==> inputs of run a <==
// system_bus
module system_bus
	#(parameter DATA_WIDTH = 8, 
	parameter ADDR_WIDTH = 14, 
	parameter NO_OF_MASTER = 4, 
	parameter NO_OF_SLAVE = 8,
	parameter [NO_OF_SLAVE*ADDR_WIDTH-1:0] SLAVE_BASE_ADDR = {14'd10, 14'd20, 14'd30, 14'd40, 14'd50, 14'd60, 14'd70, 14'd80}, 
	parameter [NO_OF_SLAVE*ADDR_WIDTH-1:0] SLAVE_END_ADDR = {14'd19, 14'd29, 14'd39, 14'd49, 14'd59, 14'd69, 14'd79, 14'd89}
	) 
	(
	input clk,
	input reset_n,
	input [ADDR_WIDTH*NO_OF_MASTER-1:0]  addr_avm, 
	output [DATA_WIDTH*NO_OF_MASTER-1:0]  readdata_avm,
	input [DATA_WIDTH*NO_OF_MASTER-1:0]  writedata_avm, 
	input [NO_OF_MASTER-1:0]  readen_avm,
	input [NO_OF_MASTER-1:0]  writeen_avm,
	output [NO_OF_MASTER-1:0]  readvalid_avm,
	output [NO_OF_MASTER-1:0]  writevalid_avm,
	input [NO_OF_MASTER-1:0]  waitrequest_avm,
	input [4*NO_OF_MASTER-1:0]priority_no,
	output [ADDR_WIDTH*NO_OF_SLAVE-1:0]  addr_avs,
	input [DATA_WIDTH*NO_OF_SLAVE-1:0]  readdata_avs,
	output [DATA_WIDTH*NO_OF_SLAVE-1:0]  writedata_avs,
	output [NO_OF_SLAVE-1:0]  readen_avs,
	output [NO_OF_SLAVE-1:0]  writeen_avs,
	input [NO_OF_SLAVE-1:0]  readvalid_avs,
	input [NO_OF_SLAVE-1:0]  writevalid_avs,
	output reg [NO_OF_SLAVE-1:0]  waitrequest_avs
	);
  ...
make LEC_CHECK=0 CAP_MARGIN=20 CORE_MARGIN=2 CORE_UTILIZATION=72 CTS_CLUSTER_SIZE=72 PLACE_DENSITY_LB_ADDON=0.0 SETUP_SLACK_MARGIN=0.71 SLEW_MARGIN=20 finish   # period 4.87 ns
run.sh (not shown) runs the stock make flow with config.mk's settings and CLKGATE_MAP_FILE=.
==> run b: changes against run a <==
CORE_UTILIZATION = 58   (was 72)
CTS_CLUSTER_SIZE = default   (was 72)
PLACE_DENSITY = 0.6   (was default)
PLACE_DENSITY_LB_ADDON = default   (was 0.0)
SETUP_SLACK_MARGIN = default   (was 0.71)
==> flow/constraint.sdc (replaced) <==
create_clock -name core_clock -period 2.88 [get_ports {clk}]
set_input_delay 0.5760 -clock core_clock [delete_from_list [all_inputs] [get_ports {clk}]]
set_output_delay 0.5760 -clock core_clock [all_outputs]
set_load 0.01 [all_outputs]
==> run c: changes against run a <==
CAP_MARGIN = 25   (was 20)
CELL_PAD_IN_SITES_GLOBAL_PLACEMENT = 3   (was default)
CORE_UTILIZATION = 40   (was 72)
CTS_CLUSTER_SIZE = default   (was 72)
PLACE_DENSITY_LB_ADDON = default   (was 0.0)
SETUP_SLACK_MARGIN = default   (was 0.71)
SLEW_MARGIN = 5   (was 20)
==> flow/constraint.sdc (replaced) <==
create_clock -name core_clock -period 8.98 [get_ports {clk}]
set_input_delay 1.7960 -clock core_clock [delete_from_list [all_inputs] [get_ports {clk}]]
set_output_delay 1.7960 -clock core_clock [all_outputs]
set_load 0.01 [all_outputs]
==> run d: changes against run a <==
CORE_UTILIZATION = 40   (was 72)
CTS_CLUSTER_SIZE = default   (was 72)
PLACE_DENSITY = 0.6   (was default)
PLACE_DENSITY_LB_ADDON = default   (was 0.0)
SETUP_SLACK_MARGIN = default   (was 0.71)
==> flow/constraint.sdc (replaced) <==
create_clock -name core_clock -period 5.19 [get_ports {clk}]
set_input_delay 1.0380 -clock core_clock [delete_from_list [all_inputs] [get_ports {clk}]]
set_output_delay 1.0380 -clock core_clock [all_outputs]
set_load 0.01 [all_outputs]
==> impl_metrics.ini <==
; generated from flow reports
[clock_tree]
cts_setup_buffers = 0
cts_made_buffers = 75
cts-hold-fix-buffers = 0

[run_status]
status = no timing/DRC/antenna violations

[placement]
dp_hpwl_um = 73200
dp_cells = 4754
dp_slack_ns = 2.82
placed_cell_area_um2 = 37100
routabilityCongestion = 0.899

[floorplanning]
die_h_um = 286
row_count = 103
core_um2 = 79000
fp_util_pct = 40.4
(the above is from run c)
==> impl_metrics.ini <==
; physical design summary
[floorplanning]
row_count = 77
fp_util_pct = 72.6
core_um2 = 43900
die_h_um = 214

[synth]
synth.distinct_cells = 101

[run_status]
status = stopped before the end
haltStage = global routing

[placement]
dp_cells = 4351
routabilityCongestion = 1.01
dp_slack_ns = -0.0674

[clock_tree]
cts_setup_buffers = 2
(the above is from run a)
==> impl_metrics.ini <==
; generated from flow reports
[run_status]
status = no timing/DRC/antenna violations

[floorplanning]
core_um2 = 79000
fp_util_pct = 40.4
row_count = 103
die_h_um = 286

[placement]
dp_cells = 4779
routabilityCongestion = 0.927
placed_cell_area_um2 = 37300
dp_hpwl_um = 69800
dp_slack_ns = 0.249

[clock_tree]
cts_made_buffers = 74
cts_setup_buffers = 0
cts-hold-fix-buffers = 0

[synth]
synth.distinct_cells = 101

[finish]
largest_class = registers
(the above is from run d)
==> impl_metrics.ini <==
; generated from flow reports
[global_route]
grt_pass1_vias = 29700

[floorplanning]
die_h_um = 238
core_um2 = 54100
row_count = 85

[clock_tree]
cts_made_buffers = 67
cts_setup_buffers = 27

[run_status]
status = failed layout checks
violations = negative setup slack

[final_timing]
worst_slack_ns = -0.446
tns_ns = -14.83
setup_viol = 51

[placement]
placed_cell_area_um2 = 39800
dp_slack_ns = -1.33
dp_cells = 4776
routabilityCongestion = 0.978

[detailed_routing]
wirelength_um = 104000
(the above is from run b)
